==> run A: inputs <==
// bicubic
module bicubic(clk, rst, act, in, out_0, out_1, out_2, out_3);
Settings: LEC_CHECK=0, CAP_MARGIN=20, CELL_PAD_IN_SITES_DETAIL_PLACEMENT=0, CELL_PAD_IN_SITES_GLOBAL_PLACEMENT=0, CORE_ASPECT_RATIO=0.72, CORE_MARGIN=2, CORE_UTILIZATION=72, CTS_CLUSTER_SIZE=40, MAX_ROUTING_LAYER=met4, PLACE_DENSITY_LB_ADDON=0.0, SETUP_SLACK_MARGIN=-0.42, SLEW_MARGIN=20, TNS_END_PERCENT=15; clock period 4.46 ns.
run.sh (not shown) runs the stock make flow with config.mk's settings and CLKGATE_MAP_FILE=.
==> inputs of run X, as changes to run A <==
- CTS_CLUSTER_SIZE: 40 -> 42
- PLACE_DENSITY_LB_ADDON: 0.0 -> not set
- SETUP_SLACK_MARGIN: -0.42 -> 3.26
==> flow/constraint.sdc (replaced) <==
create_clock -name core_clock -period 10.2 [get_ports {clk}]
set_input_delay 2.0400 -clock core_clock [delete_from_list [all_inputs] [get_ports {clk}]]
set_output_delay 2.0400 -clock core_clock [all_outputs]
set_load 0.01 [all_outputs]
==> qor summary <==
| quantity | run X | run A |
|---|---|---|
| Fraction of standard cell area in multi-input logic | 46.9% | 43.6% |
| Slew @ Worst Pin | 1220 ps | 1610 ps |
| Fill cell total of the finished layout | 4,342 | 2,671 |
| Origin of the worst min-delay path | A.input_array_3[1][1] | A.input_array_2[1][0] |
| Largest clock skew in the final design | 50.0 ps | 40.2 ps |
| Growth of design area from synthesis to finish | 9.04% | 25.1% |
| Final core occ | 79.2% | 90.8% |
| Largest net degree at the start of global routing | 144 | 51 |
| Status | finished clean | failed layout checks |
| Layout check failures | - | capacitance limit, slew limit, setup timing |
| Total number of nets in the final design | 5,245 | 6,027 |
| Worst path bufs/invs | 4 | 9 |
| Startpoint of the worst-slack reg-to-reg timing path | mux_sel[0] | switch |
| Worst setup path startpoint | y2.temp_3[7] | switch |
| CP max-delay cell | sky130_fd_sc_hd__clkdlybuf4s50_1 | sky130_fd_sc_hd__dfstp_4 |
| Flop share of the area | 39.9% | 34.8% |

---

==> inputs of zinc <==
bicubic again, from the RTL that the note above started with.
Design bicubic, start of the top module:
module bicubic(clk, rst, act, in, out_0, out_1, out_2, out_3);
	input clk,rst,act;
	input [7:0] in;
  wire oooooooooooooooo;
	wire [7:0] in_0,in_1,in_2,in_3;   
	output [7:0] out_0, out_1, out_2, out_3;
	wire [1:0] ooooooooooo;
	wire[14:0] x_weight_sum_0;
	wire[14:0] x_weight_sum_1;
	wire[14:0] x_weight_sum_2;
	wire[14:0] x_weight_sum_3;
	wire[7:0] y_weight_sum_0;	
	wire[7:0] y_weight_sum_1;
	wire[7:0] y_weight_sum_2;
	wire[7:0] y_weight_sum_3;
	 input_array A(.clk(clk), .rst(rst), .act(act), .in(in),
					.out_0(in_3), .out_1(in_2), .out_2(in_1), .out_3(in_0));
	reg[14:0] array0_0 [3:0];
	reg[14:0] array0_1 [3:0];
	reg[14:0] array1_0 [3:0];
	reg[14:0] array1_1 [3:0];
	reg[14:0] array2_0 [3:0];
	reg[14:0] array2_1 [3:0];
	reg[14:0] array3_0 [3:0];
	reg[14:0] array3_1 [3:0];
	reg[1:0] mux_sel;
	reg switch;
	wire[14:0] dm0_0_0, dm0_1_0, dm0_2_0, dm0_3_0, 				
					  dm0_0_1, dm0_1_1, dm0_2_1, dm0_3_1,
 					 dm1_0_0, dm1_1_0, dm1_2_0, dm1_3_0, 
					 dm1_0_1, dm1_1_1, dm1_2_1, dm1_3_1,
 					 dm2_0_0, dm2_1_0, dm2_2_0, dm2_3_0, 
					 dm2_0_1, dm2_1_1, dm2_2_1, dm2_3_1,
 					 dm3_0_0, dm3_1_0, dm3_2_0, dm3_3_0, 
					 dm3_0_1, dm3_1_1, dm3_2_1, dm3_3_1;
  wire[14:0]  array0_0_0, array0_1_0, array0_2_0, array0_3_0, 					
					  array0_0_1, array0_1_1, array0_2_1, array0_3_1,
 					 array1_0_0, array1_1_0, array1_2_0, array1_3_0, 
					 array1_0_1, array1_1_1, array1_2_1, array1_3_1,
 					 array2_0_0, array2_1_0, array2_2_0, array2_3_0, 
					 array2_0_1, array2_1_1, array2_2_1, array2_3_1,
 					 array3_0_0, array3_1_0, array3_2_0, array3_3_0, 
					 array3_0_1, array3_1_1, array3_2_1, array3_3_1;
	wire[14:0]  y_in0_0,y_in0_1,y_in0_2,y_in0_3,				
					  y_in1_0,y_in1_1,y_in1_2,y_in1_3,
					  y_in2_0,y_in2_1,y_in2_2,y_in2_3,
					  y_in3_0,y_in3_1,y_in3_2,y_in3_3;
	assign array0_0_0= array0_0[0];		
	assign array0_1_0= array0_0[1];		
	assign array0_2_0= array0_0[2];		
	assign array0_3_0= array0_0[3];		
	assign array1_0_0= array1_0[0];		
	assign array1_1_0= array1_0[1];		
	assign array1_2_0= array1_0[2];		
	assign array1_3_0= array1_0[3];		
	assign array2_0_0= array2_0[0];		
	assign array2_1_0= array2_0[1];		
	assign array2_2_0= array2_0[2];		
	assign array2_3_0= array2_0[3];		
	assign array3_0_0= array3_0[0];		
	assign array3_1_0= array3_0[1];		
	assign array3_2_0= array3_0[2];		
  ...
export LEC_CHECK = 0
export ABC_AREA = 1
export CAP_MARGIN = 5
export CORE_MARGIN = 2
export CORE_UTILIZATION = 72
export CTS_CLUSTER_DIAMETER = 201
export CTS_CLUSTER_SIZE = 72
export SETUP_SLACK_MARGIN = 1.29
export SLEW_MARGIN = 20
create_clock -name core_clock -period 4.39 [get_ports {clk}]
==> inputs of quartz, as changes to zinc <==
==> flow/config.mk (replaced) <==
export PLATFORM = sky130hd
export DESIGN_NAME = bicubic
export DESIGN_NICKNAME = bicubic
export VERILOG_FILES = /design/flow/design.v
export SDC_FILE = /design/flow/constraint.sdc
export NUM_CORES = 4
export LEC_CHECK = 0
export CAP_MARGIN = 20
export CORE_MARGIN = 2
export CORE_UTILIZATION = 40
export SLEW_MARGIN = 20
==> flow/constraint.sdc (replaced) <==
create_clock -name core_clock -period 5.4 [get_ports {clk}]
set_input_delay 1.0800 -clock core_clock [delete_from_list [all_inputs] [get_ports {clk}]]
set_output_delay 1.0800 -clock core_clock [all_outputs]
set_load 0.01 [all_outputs]
==> inputs of cedar, as changes to zinc <==
==> flow/config.mk (replaced) <==
export PLATFORM = sky130hd
export DESIGN_NAME = bicubic
export DESIGN_NICKNAME = bicubic
export VERILOG_FILES = /design/flow/design.v
export SDC_FILE = /design/flow/constraint.sdc
export NUM_CORES = 4
export LEC_CHECK = 0
export CAP_MARGIN = 20
export CELL_PAD_IN_SITES_DETAIL_PLACEMENT = 2
export CELL_PAD_IN_SITES_GLOBAL_PLACEMENT = 1
export CORE_MARGIN = 2
export CORE_UTILIZATION = 43
export CTS_CLUSTER_DIAMETER = 175
export CTS_CLUSTER_SIZE = 19
export SLEW_MARGIN = 20
==> flow/constraint.sdc (replaced) <==
create_clock -name core_clock -period 8.31 [get_ports {clk}]
set_input_delay 1.6620 -clock core_clock [delete_from_list [all_inputs] [get_ports {clk}]]
set_output_delay 1.6620 -clock core_clock [all_outputs]
set_load 0.01 [all_outputs]
==> qor summary <==
item                                                                                           quartz            zinc          cedar
Run status                                                                 complete, but fails checks  did not finish  timing/DRC/antenna clean
Last stage reached                                                                                  -         5_1_grt              -
Violated checks                                                                  negative setup slack               -              -
Comb. cell area                                                                           26850 sq um               -    25760 sq um
HPWL after detailed placement                                                                105.8 mm        128.6 mm       121.5 mm
Syn Inst Count                                                                                   4426            5324           4426
Clock buffers created by TritonCTS                                                                 92              15             49
Avg WL per Cell                                                                         20.25 microns               -  25.61 microns
Post-route core utilization                                                                    0.4902               -         0.4669
Buffers, non-clock                                                                                607               -            111
Setup_tns                                                                                    -1370 ps               -           0 ps
Portion of the clock cycle consumed by the worst path in the final layout                       1.036               -         0.8620
Synth Area in Compound Gates                                                                   0.1086          0.1108         0.1086
Fillers                                                                                         11170               -          11760
Critical-path top delay cell                                                                  dfstp_4               -        o21ai_0
Met1 routed wirelength after detailed routing                                                58.64 mm               -       65.66 mm
Non-filler instance count after layout                                                           6731               -           6028
FF/Latch Area                                                                             21890 sq um               -    21890 sq um
Worst path bufs/invs                                                                                7               -              4
Area fraction in xor and xnor cells                                                           0.04832         0.04812        0.04832
Register-to-register setup slack                                                              -190 ps               -        1200 ps
Setup-violating endpoint count in the final report                                                 15               -              0
Clock network contribution to total cell area                                                 0.05232               -        0.02629
Non-clock buffers, area share                                                                 0.08191               -        0.01729
